// cordic_magphase
module cordic_magphase #(
    parameter integer INPUT_WIDTH      = 16,
    parameter integer INT_WIDTH        = 32,
    parameter integer ITERATIONS       = 32,
    parameter integer GAIN_FRAC_BITS   = 28,
    parameter integer OUTPUT_FRAC_BITS = 14
) (
    input  wire                          clk,
    input  wire                          rst_n,
    input  wire                          start,
    input  wire signed [INPUT_WIDTH-1:0] x_in,
    input  wire signed [INPUT_WIDTH-1:0] y_in,
    output reg                           busy,
    output reg                           done,
    output reg  signed [INT_WIDTH-1:0]   magnitude,
    output reg  signed [INT_WIDTH-1:0]   phase
);
clock: 7.91 ns
lec_check: 0
cap_margin: 20
cell_pad_in_sites_detail_placement: 0
cell_pad_in_sites_global_placement: 0
core_aspect_ratio: 0.85
core_margin: 2
core_utilization: 65
cts_cluster_diameter: 170
setup_slack_margin: 1.09
slew_margin: 20
run.sh (not shown) runs the stock make flow with config.mk's settings and CLKGATE_MAP_FILE=.
The baseline ran to the end with violations: setup timing.
Next try:
--- a/flow/config.mk
+++ b/flow/config.mk
@@ -9,3 +8,0 @@
-export CELL_PAD_IN_SITES_DETAIL_PLACEMENT = 0
-export CELL_PAD_IN_SITES_GLOBAL_PLACEMENT = 0
-export CORE_ASPECT_RATIO = 0.85
@@ -13,3 +10,2 @@
-export CORE_UTILIZATION = 65
-export CTS_CLUSTER_DIAMETER = 170
-export SETUP_SLACK_MARGIN = 1.09
+export CORE_UTILIZATION = 51
+export CTS_CLUSTER_SIZE = 100
==> flow/constraint.sdc (replaced) <==
create_clock -name core_clock -period 18.8 [get_ports {clk}]
set_input_delay 3.7600 -clock core_clock [delete_from_list [all_inputs] [get_ports {clk}]]
set_output_delay 3.7600 -clock core_clock [all_outputs]
set_load 0.01 [all_outputs]
With this change the flow completed without violations.
Synthesized area stays the same.
Worst setup slack improves by 8.8 ns.
Count of clock-buffer cells in the layout does not change.
Register-to-register slack improved by 8.8 ns.
Final area drops by 12%.
Hold slack is better by 0.0098 ns.
Wire length is lower by 18%.
Global-route usage goes down by 12 points.
Critical path depth goes up by 5.
Die area climbs by about 27%.

========
## indigo
The RTL this note starts from:
==> flow/design.v <==
module cordic_magphase #(
    parameter integer INPUT_WIDTH      = 16,
    parameter integer INT_WIDTH        = 32,
    parameter integer ITERATIONS       = 32,
    parameter integer GAIN_FRAC_BITS   = 28,
    parameter integer OUTPUT_FRAC_BITS = 14
) (
    input  wire                          clk,
    input  wire                          rst_n,
    input  wire                          start,
    input  wire signed [INPUT_WIDTH-1:0] x_in,
    input  wire signed [INPUT_WIDTH-1:0] y_in,
    output reg                           busy,
    output reg                           done,
    output reg  signed [INT_WIDTH-1:0]   magnitude,
    output reg  signed [INT_WIDTH-1:0]   phase
);
    localparam IDLE         = 2'd0;
    localparam ITERATE      = 2'd1;
    localparam POST_PROCESS = 2'd2;
    localparam DONE_STATE   = 2'd3;
    reg [1:0] state, state_next;
    reg signed [INT_WIDTH-1:0] x_reg, y_reg, x_next, y_next;
    reg signed [INT_WIDTH-1:0] z_reg, z_next;
    reg [5:0]                  iter_cnt, iter_cnt_next;
    reg signed [1:0] pi_correction, pi_correction_next;  
    localparam [31:0] PI_CONST32    = 32'h3243F6A8;  
    localparam [31:0] TWOPI_CONST32 = 32'h6487ED51;  
    localparam [31:0] K_INV32       = 32'd162600000;
    localparam signed [INT_WIDTH-1:0] PI_CONST    = {{(INT_WIDTH-32){PI_CONST32[31]}}, PI_CONST32};
    localparam signed [INT_WIDTH-1:0] TWOPI_CONST = {{(INT_WIDTH-32){TWOPI_CONST32[31]}}, TWOPI_CONST32};
    localparam signed [INT_WIDTH-1:0] K_INV       = {{(INT_WIDTH-32){K_INV32[31]}}, K_INV32};
    function signed [31:0] atan_lut;
        input [4:0] idx;
        begin
            case (idx)
                4'd0:  atan_lut = 32'sh0C90FDAA;
                4'd1:  atan_lut = 32'sh076B19C1;
                4'd2:  atan_lut = 32'sh03EB6EBF;
                4'd3:  atan_lut = 32'sh01FD5BA9;
                4'd4:  atan_lut = 32'sh00FFAAE0;
                4'd5:  atan_lut = 32'sh007FF55B;
                4'd6:  atan_lut = 32'sh003FFEA8;
                4'd7:  atan_lut = 32'sh001FFFDA;
                4'd8:  atan_lut = 32'sh000FFFEF;
                4'd9:  atan_lut = 32'sh0007FFFF;
                4'd10: atan_lut = 32'sh0003FFFF;
                4'd11: atan_lut = 32'sh0001FFFF;
                4'd12: atan_lut = 32'sh0000FFFF;
                4'd13: atan_lut = 32'sh00007FFF;
                4'd14: atan_lut = 32'sh00003FFF;
                4'd15: atan_lut = 32'sh00001FFF;  
                5'd16: atan_lut = 32'sh00000FFF;  
                5'd17: atan_lut = 32'sh000007FF;  
                5'd18: atan_lut = 32'sh000003FF;  
                5'd19: atan_lut = 32'sh000001FF;  
                5'd20: atan_lut = 32'sh000000FF;  
                5'd21: atan_lut = 32'sh0000007F;  
                5'd22: atan_lut = 32'sh0000003F;  
                5'd23: atan_lut = 32'sh0000001F;  
                5'd24: atan_lut = 32'sh0000000F;  
                5'd25: atan_lut = 32'sh00000007;  
                5'd26: atan_lut = 32'sh00000003;  
                5'd27: atan_lut = 32'sh00000001;  
                default: atan_lut = 32'sh00000000;  
            endcase
        end
    endfunction
    wire signed [47:0] mag_prod = x_reg * K_INV;  
    wire signed [INT_WIDTH-1:0] mag_corr = mag_prod >>> GAIN_FRAC_BITS;
    reg  signed [INT_WIDTH-1:0] phase_tmp;
    always @(posedge clk or negedge rst_n) begin
        if (!rst_n) begin
            state     <= IDLE;
            busy      <= 1'b0;
            done      <= 1'b0;
            x_reg     <= 0;
            y_reg     <= 0;
            z_reg     <= 0;
            iter_cnt  <= 0;
            magnitude <= 0;
            phase     <= 0;
            pi_correction <= 2'sd0;
        end else begin
            state    <= state_next;
            x_reg    <= x_next;
            y_reg    <= y_next;
            z_reg    <= z_next;
            iter_cnt <= iter_cnt_next;
            pi_correction <= pi_correction_next;
            busy     <= (state_next != IDLE) && (state_next != DONE_STATE);
            done     <= (state_next == DONE_STATE);
            if (state_next == DONE_STATE) begin
                magnitude <= ((mag_corr < 0) ? -mag_corr : mag_corr) << OUTPUT_FRAC_BITS;
                case (pi_correction)
                    -2'sd1: phase_tmp = z_next - PI_CONST;
                    2'sd0:  phase_tmp = z_next;
                    default: phase_tmp = z_next + PI_CONST;
                endcase
                if (phase_tmp > PI_CONST)
                    phase_tmp = phase_tmp - TWOPI_CONST;
                else if (phase_tmp < -PI_CONST)
                    phase_tmp = phase_tmp + TWOPI_CONST;
                phase <= phase_tmp;
            end
        end
    end
    always @* begin
        state_next          = state;
        x_next              = x_reg;
        y_next              = y_reg;
        z_next              = z_reg;
        iter_cnt_next       = iter_cnt;
        pi_correction_next  = pi_correction;
        case (state)
            IDLE, DONE_STATE: begin
                if (start) begin
                    x_next = {{(INT_WIDTH-INPUT_WIDTH){x_in[INPUT_WIDTH-1]}}, x_in};
                    y_next = {{(INT_WIDTH-INPUT_WIDTH){y_in[INPUT_WIDTH-1]}}, y_in};
                    if (x_next < 0) begin
                        x_next = -x_next;
                        y_next = -y_next;
                        pi_correction_next = (y_next >= 0) ? 2'sd1 : -2'sd1;
                    end else begin
                        pi_correction_next = 2'sd0;
                    end
                    z_next        = 0;
                    iter_cnt_next = 0;
                    state_next    = ITERATE;
                end else begin
                    state_next    = IDLE;
                end
            end
            ITERATE: begin
                if (iter_cnt < ITERATIONS) begin
                    if (y_reg >= 0) begin
                        x_next = x_reg + (y_reg >>> iter_cnt);
                        y_next = y_reg - (x_reg >>> iter_cnt);
                        z_next = z_reg + atan_lut(iter_cnt[4:0]);
                    end else begin
                        x_next = x_reg - (y_reg >>> iter_cnt);
                        y_next = y_reg + (x_reg >>> iter_cnt);
                        z_next = z_reg - atan_lut(iter_cnt[4:0]);
                    end
                    iter_cnt_next = iter_cnt + 1'b1;
                    if (iter_cnt == ITERATIONS-1)
                        state_next = POST_PROCESS;
                end else begin
                    state_next = POST_PROCESS;
                end
            end
            POST_PROCESS: begin
                state_next = DONE_STATE;
            end
            default: state_next = IDLE;
        endcase
    end
endmodule
export LEC_CHECK = 0
export CAP_MARGIN = 25
export CELL_PAD_IN_SITES_GLOBAL_PLACEMENT = 3
export CORE_MARGIN = 2
export CORE_UTILIZATION = 23
export CTS_CLUSTER_DIAMETER = 243
export CTS_CLUSTER_SIZE = 88
export GPL_TIMING_DRIVEN = 0
export MAX_ROUTING_LAYER = met4
export SLEW_MARGIN = 5
create_clock -name core_clock -period 11.1 [get_ports {clk}]
Input-level comparison between amber and indigo:
- CAP_MARGIN: 25 -> 20
- CORE_UTILIZATION: 23 -> 27
- CELL_PAD_IN_SITES_GLOBAL_PLACEMENT: 3 -> unset
- CTS_CLUSTER_SIZE: 88 -> unset
- MAX_ROUTING_LAYER: met4 -> unset
- SLEW_MARGIN: 5 -> 20
- CTS_CLUSTER_DIAMETER: 243 -> unset
- GPL_TIMING_DRIVEN: 0 -> unset
- the clock period (ns, I/O delays scaled along): 11.1 -> 10.7
### Flow results
[amber] met1 usage fell 4.3 points relative to indigo
Cell resize tally after clock tree synthesis down 18 in amber wrt indigo
Looking at smallest hold slack, amber sits 75 ps above indigo.
Re largest buffer count on any clock path: no difference whatsoever between amber and indigo.
Of the two values seen for start point of the critical path, iter_cnt[2] was produced by amber and iter_cnt[3] by indigo.
Compared with indigo, amber shows a lower via count.
Going from indigo to amber, final critical-path setup slack went up; final area went down; via count of the first global-routing pass went down.
[inputs] yarrow vs amber
- setting CTS_CLUSTER_DIAMETER to 199 for the first time
- setting CTS_CLUSTER_SIZE to 28 for the first time
- setting MAX_ROUTING_LAYER to met4 for the first time
- changing CORE_UTILIZATION from 27 to 72
- changing the clock period (ns, I/O delays scaled along) from 10.7 to 15.2
Results
yarrow has completed all stages; timing, DRC and antenna checks passed. amber has completed all stages; timing, DRC and antenna checks passed. Cmp yarrow vs amber: final antenna diode count lower in yarrow. Aggregate routed wire length (higher): yarrow. Non-clock buffer count (yarrow vs. amber) decreases by more than 10%. | fmax | higher: amber |.
For raven, these inputs were changed with respect to yarrow:
- CTS_CLUSTER_DIAMETER no longer set, was 199
- TNS_END_PERCENT now 5, previously not set
- CORE_UTILIZATION now 67, was 72
- HOLD_SLACK_MARGIN now -0.08, previously not set
- CTS_CLUSTER_SIZE no longer set, was 28
- the clock period (ns, I/O delays scaled along) now 7.01, was 15.2
### Flow results
yarrow -> raven: post-synthesis instance area delta 0, exact match. Delta(via count of the first global-routing pass, raven - yarrow) > 0. For cell count, dividing the value from yarrow by the value from raven gives 0.869. Looking at detailed route wirelength on metal3, raven sits about 22% above yarrow. raven finished every stage; the final checks, however, were not passed, the failures being setup timing. From yarrow to raven the numbers moved as follows: register area did not really move, synthesis-to-finish area growth went up.
diff inputs: raven => zinc
- CORE_UTILIZATION now 40, was 67
- HOLD_SLACK_MARGIN no longer set, was -0.08
- MAX_ROUTING_LAYER no longer set, was met4
- TNS_END_PERCENT no longer set, was 5
- the clock period (ns, I/O delays scaled along) now 20.0, was 7.01
==> results <==
Summary of raven and zinc: one run falls short of a clean finish, namely raven.
What the final checks of raven revealed, after a flow that finished every stage, was a layout that fails on setup timing.
Relative to raven, the final standard cell utilization of the core of zinc is lower by 42 points.
Comparing zinc and raven, met1 track demand over resource in global routing is lower on zinc.
zinc vs. raven: number of global-route vias before repair went down by 23%.
Comparing zinc and raven, the higher cell area after layout was measured on raven.
zinc ended up with a higher fraction of area in registers than raven did.
When zinc is measured against raven, its count of buffering cells on the critical path with inverters included turns out 2 lower.
| worst-case clock skew | zinc vs raven | 5.1 ps higher |
For maple, these inputs were changed with respect to zinc:
- setting PLACE_DENSITY_LB_ADDON to 0.1 for the first time
- setting MAX_ROUTING_LAYER to met4 for the first time
- setting TNS_END_PERCENT to 75 for the first time
- setting GPL_TIMING_DRIVEN to 0 for the first time
- changing CAP_MARGIN from 20 to 5
- setting SETUP_SLACK_MARGIN to 2.19 for the first time
- setting CELL_PAD_IN_SITES_GLOBAL_PLACEMENT to 3 for the first time
- setting CTS_CLUSTER_SIZE to 94 for the first time
Notes after the runs:
maple: no failed stages, no open violations at the end
zinc has completed all stages; timing, DRC and antenna checks passed.
Run comparison: zinc critical-path cell with the highest stage delay sky130_fd_sc_hd__a21oi_1; maple critical-path cell with the highest stage delay sky130_fd_sc_hd__nor4_2
Diff zinc -> maple: total met2 wirelength after detailed routing higher, routed wire length higher, count of plain and timing-repair buffers in the layout higher.
